job 7681:
==> flow/design.v (excerpt) <==
module FIR_low_pass_filter(
	input clk,
	input rst,
	input [7:0]FIR_IN,
	output reg [16:0]FIR_OUT
);
clock: 7.0 ns
lec_check: 0
cap_margin: 5
cell_pad_in_sites_global_placement: 0
core_margin: 5
core_utilization: 40
cts_cluster_diameter: 304
cts_cluster_size: 94
gpl_routability_driven: 1
gpl_timing_driven: 1
hold_slack_margin: -0.08
max_routing_layer: met5
setup_slack_margin: 1.54
slew_margin: 10
run.sh (not shown) runs the stock make flow with config.mk's settings and CLKGATE_MAP_FILE=.
Job 7681 | stages: all done | timing, DRC, antenna: all pass
The inputs of job 5289 differ from those of job 7681 as listed below.
# job 7681
export LEC_CHECK = 0
export CAP_MARGIN = 5
export CELL_PAD_IN_SITES_GLOBAL_PLACEMENT = 0
export CORE_MARGIN = 5
export CORE_UTILIZATION = 40
export CTS_CLUSTER_DIAMETER = 304
export CTS_CLUSTER_SIZE = 94
export GPL_ROUTABILITY_DRIVEN = 1
export GPL_TIMING_DRIVEN = 1
export HOLD_SLACK_MARGIN = -0.08
export MAX_ROUTING_LAYER = met5
export SETUP_SLACK_MARGIN = 1.54
export SLEW_MARGIN = 10
create_clock -name core_clock -period 7.0 [get_ports {clk}]
# job 5289
export LEC_CHECK = 0
export CAP_MARGIN = 20
export CORE_MARGIN = 2
export CORE_UTILIZATION = 40
export CTS_CLUSTER_DIAMETER = 393
export CTS_CLUSTER_SIZE = 98
export PLACE_DENSITY = 0.87
export SLEW_MARGIN = 20
create_clock -name core_clock -period 7.0 [get_ports {clk}]
==> comparison <==
On post-synthesis to final-layout area growth, job 7681 tracks job 5289 almost exactly.
On starting density of the core, job 7681 and job 5289 are neck and neck.
Delta(worst hold-check slack, job 5289 - job 7681) > 0
For job 9397, these inputs were changed with respect to job 5289:
# job 5289
export LEC_CHECK = 0
export CAP_MARGIN = 20
export CORE_MARGIN = 2
export CORE_UTILIZATION = 40
export CTS_CLUSTER_DIAMETER = 393
export CTS_CLUSTER_SIZE = 98
export PLACE_DENSITY = 0.87
export SLEW_MARGIN = 20
create_clock -name core_clock -period 7.0 [get_ports {clk}]
# job 9397
export LEC_CHECK = 0
export CAP_MARGIN = 20
export CORE_ASPECT_RATIO = 0.5
export CORE_MARGIN = 2
export CORE_UTILIZATION = 59
export CTS_CLUSTER_DIAMETER = 221
export CTS_CLUSTER_SIZE = 96
export PLACE_DENSITY = 0.41
export SLEW_MARGIN = 20
create_clock -name core_clock -period 7.0 [get_ports {clk}]
==> comparison <==
Job 9397 ends up with a routed wire length per instance that is about 1.1% higher than in job 5289.
Relative to job 5289, the final cell area reported for job 9397 is lower.
Per the comparison of job 9397 with job 5289, wire length down about 6%; final period demand of the worst path down 0.092 ns; vertical die dimension down about 40%.
Taking job 5289 as the reference point, the area growth from synthesis to layout of job 9397 falls by 1.3 points.
Count of vias placed by the detailed router ended up 432 lower on job 9397 than on job 5289.

---

run A:
Starting RTL as in the previous note.
make LEC_CHECK=0 CAP_MARGIN=20 CORE_MARGIN=2 CORE_UTILIZATION=68 SETUP_SLACK_MARGIN=1.4 SLEW_MARGIN=20 finish   # period 5.17 ns
Input-level comparison between run B and run A:
# run A
export LEC_CHECK = 0
export CAP_MARGIN = 20
export CORE_MARGIN = 2
export CORE_UTILIZATION = 68
export SETUP_SLACK_MARGIN = 1.4
export SLEW_MARGIN = 20
create_clock -name core_clock -period 5.17 [get_ports {clk}]
# run B
export LEC_CHECK = 0
export CAP_MARGIN = 20
export CORE_MARGIN = 2
export CORE_UTILIZATION = 72
export SETUP_SLACK_MARGIN = -0.23
export SLEW_MARGIN = 20
create_clock -name core_clock -period 3.49 [get_ports {clk}]
### Flow results
[compare] base=run A new=run B: chip footprint lost about 5.4%; setup slack lost 1.62 ns; overall fraction of global-route tracks in use picked up an extra 3.3 points. [flow] run B | stages: complete | final checks: fail | reason: setup timing.
diff inputs: run B => run C
# run B
export LEC_CHECK = 0
export CAP_MARGIN = 20
export CORE_MARGIN = 2
export CORE_UTILIZATION = 72
export SETUP_SLACK_MARGIN = -0.23
export SLEW_MARGIN = 20
create_clock -name core_clock -period 3.49 [get_ports {clk}]
# run C
export LEC_CHECK = 0
export CAP_MARGIN = 20
export CORE_MARGIN = 2
export CORE_UTILIZATION = 72
export SLEW_MARGIN = 20
create_clock -name core_clock -period 3.05 [get_ports {clk}]
Results
- Of run B and run C, the higher met1 layer wirelength in the final routing belongs to run C.
- The routed length per instance number comes out higher for run C vs run B.
- Sort run B and run C by number of failing setup endpoints in the final timing report, ascending, and run B comes first.
- Of run B and run C, not a single run came through the flow clean.
- Complete run, failing final checks: run C, reason setup timing.
- Post-synthesis compound-gate area fraction: run C vs run B identical
- Run C has cell area above what run B had.
- As far as clock skew after layout is concerned, run B and run C perform about the same.
- Final worst setup slack deteriorates in run C relative to run B.
[inputs] run D vs run C
# run C
export LEC_CHECK = 0
export CAP_MARGIN = 20
export CORE_MARGIN = 2
export CORE_UTILIZATION = 72
export SLEW_MARGIN = 20
create_clock -name core_clock -period 3.05 [get_ports {clk}]
# run D
export LEC_CHECK = 0
export CAP_MARGIN = 20
export CORE_MARGIN = 2
export CORE_UTILIZATION = 72
export CTS_CLUSTER_DIAMETER = 391
export CTS_CLUSTER_SIZE = 98
export SLEW_MARGIN = 20
create_clock -name core_clock -period 7.0 [get_ports {clk}]
==> results <==
Run D completed every stage of the flow, and the final layout passed the timing, DRC and antenna checks. Between run D and run C, the utilization after layout is lower for run D. Of run D and run C, the run reporting the higher count of cells resized by post-cts repair was run C. Run D ended with more worst setup slack after layout than run C. Compared to run C, run D has cell area about 17% lower. From run C to run D the numbers moved as follows: met1 global-route usage saw a decrease; buffers plus inverters on the worst setup path has increased; post-place setup slack rose 3.62 ns. Looking at shortest clock period the worst path allows after layout across run D and run C, the one that comes out higher is run C.
